delta:
==> flow/design.v <==
module TMDS_Encoder (
    input  wire       PixelClk,
    output reg  [9:0] pDataOutRaw,    
    input  wire [7:0] pDataOut,       
    input  wire       pC0,
    input  wire       pC1,
    input  wire       pVde
);
localparam [9:0] kCtlTkn0 = 10'b1101010100;
localparam [9:0] kCtlTkn1 = 10'b0010101011;
localparam [9:0] kCtlTkn2 = 10'b0101010100;
localparam [9:0] kCtlTkn3 = 10'b1010101011;
function [3:0] sum_bits8;
    input [7:0] u;
    integer i;
    begin
        sum_bits8 = 4'd0;
        for (i = 0; i < 8; i = i + 1)
            sum_bits8 = sum_bits8 + {3'b000, u[i]};
    end
endfunction
reg  [7:0] pDataOut_1;
reg  [3:0] n1d_1;
reg        pC0_1, pC1_1, pVde_1;
reg  [8:0] q_m_2;
reg  [3:0] n1q_m_2, n0q_m_2;
reg        pC0_2, pC1_2, pVde_2;
reg  signed [4:0] cnt_t_3;
wire [8:0] q_m_xor_1, q_m_xnor_1, q_m_1;
wire [3:0] n1q_m_1;
always @(posedge PixelClk) begin
    pVde_1     <= pVde;
    n1d_1      <= sum_bits8(pDataOut);
    pDataOut_1 <= pDataOut;
    pC0_1      <= pC0;
    pC1_1      <= pC1;
end
assign q_m_xor_1[0]  = pDataOut_1[0];
assign q_m_xnor_1[0] = pDataOut_1[0];
genvar gi;
generate
    for (gi = 1; gi < 8; gi = gi + 1) begin : encode
        assign q_m_xor_1[gi]  = q_m_xor_1[gi-1] ^ pDataOut_1[gi];
        assign q_m_xnor_1[gi] = ~(q_m_xnor_1[gi-1] ^ pDataOut_1[gi]);
    end
endgenerate
assign q_m_xor_1[8]  = 1'b1;
assign q_m_xnor_1[8] = 1'b0;
assign q_m_1 = (n1d_1 > 4'd4 || (n1d_1 == 4'd4 && pDataOut_1[0] == 1'b0)) ?
               q_m_xnor_1 : q_m_xor_1;
assign n1q_m_1 = sum_bits8(q_m_1[7:0]);
always @(posedge PixelClk) begin
    n1q_m_2 <= n1q_m_1;
    n0q_m_2 <= 4'd8 - n1q_m_1;
    q_m_2   <= q_m_1;
    pC0_2   <= pC0_1;
    pC1_2   <= pC1_1;
    pVde_2  <= pVde_1;
end
wire cond_balanced_2     = (cnt_t_3 == 5'sd0) || (n1q_m_2 == 4'd4);
wire cond_not_balanced_2 = (cnt_t_3 > 5'sd0 && n1q_m_2 > 4'd4) ||
                           (cnt_t_3 < 5'sd0 && n1q_m_2 < 4'd4);
wire [9:0] control_token_2 = (!pC1_2 && !pC0_2) ? kCtlTkn0 :
                             (!pC1_2 &&  pC0_2) ? kCtlTkn1 :
                             ( pC1_2 && !pC0_2) ? kCtlTkn2 :
                                                  kCtlTkn3;
wire [9:0] q_out_2 =
    !pVde_2                            ? control_token_2 :
    (cond_balanced_2 && !q_m_2[8])     ? {~q_m_2[8], q_m_2[8], ~q_m_2[7:0]} :
    (cond_balanced_2 &&  q_m_2[8])     ? {~q_m_2[8], q_m_2[8],  q_m_2[7:0]} :
    cond_not_balanced_2                ? {1'b1,      q_m_2[8], ~q_m_2[7:0]} :
                                         {1'b0,      q_m_2[8],  q_m_2[7:0]};
wire signed [4:0] dc_bias_2 = $signed({1'b0, n0q_m_2}) - $signed({1'b0, n1q_m_2});
wire signed [4:0] cnt_t_2 =
    !pVde_2                        ? 5'sd0 :
    (cond_balanced_2 && !q_m_2[8]) ? cnt_t_3 + dc_bias_2 :
    (cond_balanced_2 &&  q_m_2[8]) ? cnt_t_3 - dc_bias_2 :
    cond_not_balanced_2            ? cnt_t_3 + $signed({3'b000,  q_m_2[8], 1'b0}) + dc_bias_2 :
                                     cnt_t_3 - $signed({3'b000, ~q_m_2[8], 1'b0}) - dc_bias_2;
always @(posedge PixelClk) begin
    cnt_t_3     <= cnt_t_2;
    pDataOutRaw <= q_out_2;    
end
endmodule
module rgb2dvi (
    input  wire        PixelClk,
    input  wire [23:0] vid_pData,
    input  wire        vid_pVDE,
    input  wire        vid_pHSync,
    input  wire        vid_pVSync,
    output wire [9:0]  pDataOutRaw0,    
    output wire [9:0]  pDataOutRaw1,    
    output wire [9:0]  pDataOutRaw2     
);
TMDS_Encoder DataEncoder0 (
    .PixelClk(PixelClk), .pDataOutRaw(pDataOutRaw0),
    .pDataOut(vid_pData[15:8]), .pC0(vid_pHSync), .pC1(vid_pVSync), .pVde(vid_pVDE));
TMDS_Encoder DataEncoder1 (
    .PixelClk(PixelClk), .pDataOutRaw(pDataOutRaw1),
    .pDataOut(vid_pData[7:0]), .pC0(1'b0), .pC1(1'b0), .pVde(vid_pVDE));
TMDS_Encoder DataEncoder2 (
    .PixelClk(PixelClk), .pDataOutRaw(pDataOutRaw2),
    .pDataOut(vid_pData[23:16]), .pC0(1'b0), .pC1(1'b0), .pVde(vid_pVDE));
endmodule
Settings: LEC_CHECK=0, CAP_MARGIN=40, CELL_PAD_IN_SITES_GLOBAL_PLACEMENT=0, CORE_ASPECT_RATIO=1.25, CORE_MARGIN=2, CORE_UTILIZATION=72, CTS_CLUSTER_DIAMETER=287, GPL_ROUTABILITY_DRIVEN=1, PLACE_DENSITY=0.65, SETUP_SLACK_MARGIN=0.01, SLEW_MARGIN=35; clock period 3.42 ns.
run.sh (not shown) runs the stock make flow with config.mk's settings and CLKGATE_MAP_FILE=.
delta: all stages done; final checks FAILED (negative setup slack).
> inputs changed (delta -> garnet)
# delta
export LEC_CHECK = 0
export CAP_MARGIN = 40
export CELL_PAD_IN_SITES_GLOBAL_PLACEMENT = 0
export CORE_ASPECT_RATIO = 1.25
export CORE_MARGIN = 2
export CORE_UTILIZATION = 72
export CTS_CLUSTER_DIAMETER = 287
export GPL_ROUTABILITY_DRIVEN = 1
export PLACE_DENSITY = 0.65
export SETUP_SLACK_MARGIN = 0.01
export SLEW_MARGIN = 35
create_clock -name core_clock -period 3.42 [get_ports {PixelClk}]
# garnet
export LEC_CHECK = 0
export CAP_MARGIN = 0
export CORE_MARGIN = 2
export CORE_UTILIZATION = 72
export CTS_CLUSTER_DIAMETER = 145
export SETUP_SLACK_MARGIN = -0.21
export SLEW_MARGIN = 20
create_clock -name core_clock -period 3.18 [get_ports {PixelClk}]
garnet did not finish: a tool error stopped it during global routing (5_1_grt). Although it ran to completion, delta produced a layout that fails the final checks because of negative setup slack. Going from delta to garnet, worst setup slack before clock tree synthesis moved down, cell total after placement moved up, floorplan core density moved up. The vertical die dimension of garnet is lower than that of delta. Diff garnet..delta | xor/xnor share of the synthesized area | unchanged. Diff delta -> garnet | placed wire-length estimate after detailed placement | up by a few percent. Comparing garnet and delta, the lower horizontal die size was measured on delta.
Inputs modified between garnet and quartz:
# garnet
export LEC_CHECK = 0
export CAP_MARGIN = 0
export CORE_MARGIN = 2
export CORE_UTILIZATION = 72
export CTS_CLUSTER_DIAMETER = 145
export SETUP_SLACK_MARGIN = -0.21
export SLEW_MARGIN = 20
create_clock -name core_clock -period 3.18 [get_ports {PixelClk}]
# quartz
export LEC_CHECK = 0
export CAP_MARGIN = 40
export CORE_ASPECT_RATIO = 0.92
export CORE_MARGIN = 2
export CORE_UTILIZATION = 72
export CTS_CLUSTER_DIAMETER = 145
export PLACE_DENSITY = 0.63
export SETUP_SLACK_MARGIN = -0.31
export SLEW_MARGIN = 20
create_clock -name core_clock -period 3.18 [get_ports {PixelClk}]
## What came out
- In quartz the final weighted congestion of routability-driven global placement turned out about 1.2% higher than in garnet.
- Parity-gate share of the synthesized area counting xor and xnor cells came out exactly the same in quartz and garnet.
- To summarise quartz: no stage aborted, but the layout did not pass its checks, failing on negative setup slack.
- Share of synthesized registers carrying an async set or reset came out exactly the same in quartz and garnet.
[inputs] umber vs quartz
# quartz
export LEC_CHECK = 0
export CAP_MARGIN = 40
export CORE_ASPECT_RATIO = 0.92
export CORE_MARGIN = 2
export CORE_UTILIZATION = 72
export CTS_CLUSTER_DIAMETER = 145
export PLACE_DENSITY = 0.63
export SETUP_SLACK_MARGIN = -0.31
export SLEW_MARGIN = 20
create_clock -name core_clock -period 3.18 [get_ports {PixelClk}]
# umber
export LEC_CHECK = 0
export CAP_MARGIN = 20
export CORE_MARGIN = 2
export CORE_UTILIZATION = 8
export SLEW_MARGIN = 20
create_clock -name core_clock -period 4.05 [get_ports {PixelClk}]
## What came out
- The register-to-register path setup slack of umber is higher than that of quartz.
- umber against quartz; chip area is up by more than 100%.
- Buffer count excluding the clock tree in the final layout was higher in quartz than in umber.
- Per the final summary, umber finished and its layout is clean on timing, DRC and antenna.
- Changes observed in umber relative to quartz: maximum number of pins on one net before global-route repair decreased by 8 relative to the old numbers.
- Diff quartz -> umber | final design instance area without fill | up by a little under 10%
- First-iteration DRC count down 610 in umber wrt quartz
diff inputs: umber => willow
# umber
export LEC_CHECK = 0
export CAP_MARGIN = 20
export CORE_MARGIN = 2
export CORE_UTILIZATION = 8
export SLEW_MARGIN = 20
create_clock -name core_clock -period 4.05 [get_ports {PixelClk}]
# willow
export LEC_CHECK = 0
export ABC_AREA = 1
export CAP_MARGIN = 20
export CORE_MARGIN = 2
export CORE_UTILIZATION = 68
export SLEW_MARGIN = 20
create_clock -name core_clock -period 1.58 [get_ports {PixelClk}]
Results
Status(willow) = ERROR, stage = clock tree synthesis (4_1_cts). Compared with umber, willow shows a area after synthesis that is 5.4% higher. Relative to umber, floorplan row count has gone down in willow. Post-synthesis instance total ended up 187 higher on willow than on umber. Total placed instance area grows by a little under 10% when moving from umber to willow.
> inputs changed (willow -> indigo)
# willow
export LEC_CHECK = 0
export ABC_AREA = 1
export CAP_MARGIN = 20
export CORE_MARGIN = 2
export CORE_UTILIZATION = 68
export SLEW_MARGIN = 20
create_clock -name core_clock -period 1.58 [get_ports {PixelClk}]
# indigo
export LEC_CHECK = 0
export ABC_AREA = 1
export CAP_MARGIN = 20
export CORE_MARGIN = 2
export CORE_UTILIZATION = 68
export CTS_CLUSTER_DIAMETER = 348
export CTS_CLUSTER_SIZE = 95
export SLEW_MARGIN = 20
create_clock -name core_clock -period 2.67 [get_ports {PixelClk}]
### Flow results
Reported for indigo and willow, proportion of register bits with asynchronous set or reset after synthesis turned out identical to the last digit.
Status(indigo) = ERROR, stage = global routing (5_1_grt)
Pre-CTS worst setup slack delta (indigo − willow): favourable
Comparing willow against indigo, there is no change at all in placeable core region.
Effective utilization at floorplan came out exactly the same in indigo and willow.
